// i2c_top
module i2c_top(
input clk, rst, newd, op, stretch,
input [6:0] addr,
input [7:0] din,
output [7:0] dout,
output busy,ack_err,
output done,
output sda, scl
);
For scale: ~1,200 flip-flops, ~33 I/O pins.
Settings: LEC_CHECK=0, CAP_MARGIN=20, CORE_MARGIN=2, CORE_UTILIZATION=72, CTS_CLUSTER_DIAMETER=364, CTS_CLUSTER_SIZE=15, PLACE_DENSITY_LB_ADDON=0.04, SETUP_SLACK_MARGIN=0.4, SLEW_MARGIN=40; clock period 2.87 ns.
run.sh (not shown) runs the stock make flow with config.mk's settings and CLKGATE_MAP_FILE=.
Next try:
Settings changed: ABC_AREA set to 1, CTS_CLUSTER_DIAMETER 364 to unset, CTS_CLUSTER_SIZE 15 to unset, PLACE_DENSITY_LB_ADDON 0.04 to unset, SETUP_SLACK_MARGIN 0.4 to 0.45, SLEW_MARGIN 40 to 20.
Hold slack got worse by 0.23 ns; synthesized area came out higher by a few percent; first-iteration DRC count decreases by about a fifth; routed wire length came out lower by roughly a tenth.
Next try:
Settings changed: ABC_AREA 1 to unset, CORE_UTILIZATION 72 to 15, SETUP_SLACK_MARGIN 0.45 to unset.
Clock period 2.87 ns to 5.16 ns, I/O delays scaled along.
After rerunning:
- The new run went through all stages and came out clean
- worst hold slack improves by 0.22 ns
- sequential cell count is unchanged
- synthesized cell count went down by a quarter to a third
- clock-buffer cell count climbs by 37
- routed wire length increases by about a fifth
- setup slack gains 1.0 ns
- area after synthesis goes down by a few percent
- cell area rose by a few percent
- total power came out lower by well over a third
Next try:
Settings changed: CORE_UTILIZATION 15 to 57, CTS_CLUSTER_SIZE set to 97.
Clock period 5.16 ns to 8.96 ns, I/O delays scaled along.
Result:
- via count decreases by 2.6%
- clock power decreases by 41%
- utilization increases by 45 points
- final cell count decreases by 40%


## build 97
Starting RTL as in the previous note.
make LEC_CHECK=0 CAP_MARGIN=20 CORE_MARGIN=2 CORE_UTILIZATION=70 CTS_CLUSTER_DIAMETER=349 CTS_CLUSTER_SIZE=25 MAX_ROUTING_LAYER=met4 PLACE_DENSITY=0.64 SLEW_MARGIN=20 finish   # period 5.14 ns
Build 97 reached the end of the flow, and the finished layout is clean on the timing, DRC and antenna checks.
What build 38 does differently from build 97 at the input level:
diff --git a/flow/config.mk b/flow/config.mk
--- a/flow/config.mk
+++ b/flow/config.mk
@@ -7,0 +8 @@
+export ABC_AREA = 1
@@ -10,3 +11 @@
-export CORE_UTILIZATION = 70
-export CTS_CLUSTER_DIAMETER = 349
-export CTS_CLUSTER_SIZE = 25
+export CORE_UTILIZATION = 40
@@ -14 +12,0 @@
-export PLACE_DENSITY = 0.64
==> flow/constraint.sdc <==
create_clock -name core_clock -period 10.0 [get_ports {clk}]
set_input_delay 2.0000 -clock core_clock [delete_from_list [all_inputs] [get_ports {clk}]]
set_output_delay 2.0000 -clock core_clock [all_outputs]
set_load 0.01 [all_outputs]
### Flow results
Between build 38 and build 97, it is build 38 whose switching portion of total power is higher, by 0.50 points.
Per the comparison of build 38 with build 97, total power decreased 33%, net switching power of the design has decreased, setup slack on the worst flop-to-flop path shows an increase of 3900 ps, critical-path maximum fanout climbed about 340%.
The inputs of build 3 differ from those of build 38 as listed below.
diff --git a/flow/config.mk b/flow/config.mk
--- a/flow/config.mk
+++ b/flow/config.mk
@@ -8 +7,0 @@
-export ABC_AREA = 1
@@ -11,2 +10 @@
-export CORE_UTILIZATION = 40
-export MAX_ROUTING_LAYER = met4
+export CORE_UTILIZATION = 71
==> flow/constraint.sdc <==
create_clock -name core_clock -period 5.14 [get_ports {clk}]
set_input_delay 1.0280 -clock core_clock [delete_from_list [all_inputs] [get_ports {clk}]]
set_output_delay 1.0280 -clock core_clock [all_outputs]
set_load 0.01 [all_outputs]
Relative to build 38, total net switching power increased by about 80% in build 3. Arithmetic-cell share of the synthesized area counting full adders, half adders and majority gates of build 38 is on par with build 3. Combinational gate area (build 3 over build 38): decrease, 0.91%. Build 3 against build 38: synthesized-area fraction occupied by ao, oa, aoi and oai cells saw an increase, yosys stat chip area saw a decrease, via total after detailed routing saw a decrease.


i2c_top again, from the RTL that the note above started with.
clock: 2.87 ns
lec_check: 0
abc_area: 1
cap_margin: 20
core_margin: 2
core_utilization: 72
cts_cluster_size: 99
setup_slack_margin: 0.86
slew_margin: 20
The baseline finished clean.
==> next run, changes <==
ABC_AREA = not set   (was 1)
CORE_UTILIZATION = 70   (was 72)
CTS_CLUSTER_SIZE = 13   (was 99)
SETUP_SLACK_MARGIN = not set   (was 0.86)
The changed run ran to the end with violations: setup timing.
Global-route usage is higher by 4.5 points.
Worst setup slack is worse by 0.61 ns.
Synthesized cell count is lower by 33%.
Synthesized area is lower by 2.3%.
Sequential power is lower by about 3%.
Non-clock buffer count is higher by 214.
==> next run, changes <==
CORE_UTILIZATION = 40   (was 70)
CTS_CLUSTER_SIZE = not set   (was 13)
clock period = 10.0 ns   (was 2.87 ns; I/O delays follow)
=>
- Now the flow went through all stages and came out clean
- via count is lower by about 8%
- final cell count went up by about 8%
- routed wire length increases by about 2%
- worst hold slack improved by 0.033 ns
- sequential cell count does not change
- die size grows by about 70%
- design area shrinks by about 3.7%
- register-to-register slack gets better by 5.3 ns
- global-route usage drops by 18 points
- count of clock-buffer cells in the layout falls by 6
==> next run, changes <==
CORE_UTILIZATION = 72   (was 40)
CTS_CLUSTER_SIZE = 15   (was not set)
SETUP_SLACK_MARGIN = 0.4   (was not set)
clock period = 2.87 ns   (was 10.0 ns; I/O delays follow)
The new run passed the timing, DRC and antenna checks.
Cell area grows by 5.8%.
Worst setup slack loses 4.8 ns.
Clock skew goes down by 0.0031 ns.
First-iteration DRC count goes up by 57%.
Non-clock buffer count grows by 375.
Clock power came out higher to 3.6 times its value.
Worst hold slack loses 0.057 ns.
Area after synthesis does not change.


Starting RTL as in the previous note.
## i2c_top
module i2c_top(
input clk, rst, newd, op, stretch,
input [6:0] addr,
input [7:0] din,
output [7:0] dout,
output busy,ack_err,
output done,
output sda, scl
);
make LEC_CHECK=0 CAP_MARGIN=20 CORE_MARGIN=2 CORE_UTILIZATION=72 CTS_CLUSTER_DIAMETER=395 CTS_CLUSTER_SIZE=15 PLACE_DENSITY_LB_ADDON=0.04 SETUP_SLACK_MARGIN=0.84 SLEW_MARGIN=20 finish   # period 2.87 ns
The first run stopped in 5_1_grt, error ODB-0269.
Next try:
Settings changed: CAP_MARGIN 20 to 0, CORE_UTILIZATION 72 to 70, CTS_CLUSTER_DIAMETER 395 to 378, CTS_CLUSTER_SIZE 15 to 13, PLACE_DENSITY_LB_ADDON 0.04 to unset, SETUP_SLACK_MARGIN 0.84 to 0.38.
After rerunning:
- The new run completed with no timing, DRC or antenna violations
- die area rose by 2.8%
- synthesized cell count does not change
- area after synthesis is unchanged
Next try:
Settings changed: ABC_AREA set to 1, CAP_MARGIN 0 to 20, CTS_CLUSTER_DIAMETER 378 to 222, CTS_CLUSTER_SIZE 13 to unset, SETUP_SLACK_MARGIN 0.38 to unset.
Clock period 2.87 ns to 6.72 ns, I/O delays scaled along.
Outcome: Wire length shrinks by 19%. Count of clock-buffer cells in the layout grows by 2. Synthesized cell count grows by about 50%. Cell count grows by 32%.
Next try:
Settings changed: ABC_AREA 1 to unset, CORE_UTILIZATION 70 to 40, CTS_CLUSTER_DIAMETER 222 to unset, SETUP_SLACK_MARGIN set to 0.0.
Clock period 6.72 ns to 5.16 ns, I/O delays scaled along.
=>
- register-to-register slack degrades by 1.4 ns
- cell count shrinks by 17%
- maximum frequency grows by 3.7%
- combinational power grows by 12%
- worst setup slack degrades by 1.4 ns
- area after synthesis shrinks by about 2.3%
- non-clock buffer count grows by 233
- sequential power grows by about 26%


i2c_top again, from the RTL that the note above started with.
==> flow/design.v (excerpt) <==
module i2c_top(
input clk, rst, newd, op, stretch,
input [6:0] addr,
input [7:0] din,
output [7:0] dout,
output busy,ack_err,
output done,
output sda, scl
);
export LEC_CHECK = 0
export CAP_MARGIN = 0
export CORE_MARGIN = 2
export CORE_UTILIZATION = 72
export CTS_CLUSTER_DIAMETER = 378
export CTS_CLUSTER_SIZE = 13
export PLACE_DENSITY = 0.64
export SETUP_SLACK_MARGIN = 0.38
export SLEW_MARGIN = 20
create_clock -name core_clock -period 2.87 [get_ports {clk}]
Next try:
- CAP_MARGIN: 0 -> 20
- CORE_UTILIZATION: 72 -> 40
- CTS_CLUSTER_DIAMETER: 378 -> not set
- CTS_CLUSTER_SIZE: 13 -> not set
- PLACE_DENSITY: 0.64 -> not set
- SETUP_SLACK_MARGIN: 0.38 -> not set
- clock period: 2.87 -> 5.16 ns (I/O delays scaled with it)
Effect: Synthesized cell count stays the same. Combinational power is lower by well over a third. Worst setup slack improved by 1200 ps. Clock power is lower by a quarter to a third. Sequential power is lower by well over a third. Count of clock-buffer cells in the layout is higher by 28.
Next try:
- CORE_UTILIZATION: 40 -> 70
- CTS_CLUSTER_DIAMETER: not set -> 349
- CTS_CLUSTER_SIZE: not set -> 25
- clock period: 5.16 -> 6.38 ns (I/O delays scaled with it)
Effect: Design area drops by a little under a tenth. Power drops by well over a third. Core utilization climbs by 29 points. Wire length drops by a little under a tenth. Clock skew drops by 17 ps. Sequential share of layout area climbs by 4.3 points. Via count climbs slightly. Setup slack improves by 520 ps. Global-route usage climbs by 16 points. Clock-buffer cell count drops by 84.
Next try:
- CORE_UTILIZATION: 70 -> 22
- CTS_CLUSTER_DIAMETER: 349 -> not set
- CTS_CLUSTER_SIZE: 25 -> not set
- HOLD_SLACK_MARGIN: not set -> 0.29
- clock period: 6.38 -> 10.0 ns (I/O delays scaled with it)
Worst setup slack improves by 2900 ps.
Design area increases by 8.7%.
Via count decreases by 1.8%.
Utilization is lower by 49 points.
Clock skew climbs by 43 ps.
Next try:
- ABC_AREA: not set -> 1
- CORE_ASPECT_RATIO: not set -> 1.44
- CORE_UTILIZATION: 22 -> 40
- HOLD_SLACK_MARGIN: 0.29 -> 0.18
- MAX_ROUTING_LAYER: not set -> met4
- SETUP_SLACK_MARGIN: not set -> 2.07
Outcome: Worst setup slack improves by 400 ps; hold slack improves by 4.8 ps; clock skew decreases by 47 ps; global-route usage increases by 9.5 points; clock power decreases by 10%; sequential power increases by about 3%; critical path depth increases by 9; core utilization increases by 19 points; design area decreases by 2.2%; die area decreases by 43%; count of clock-buffer cells in the layout decreases by 8.
Power and IR drop assume default switching activity.
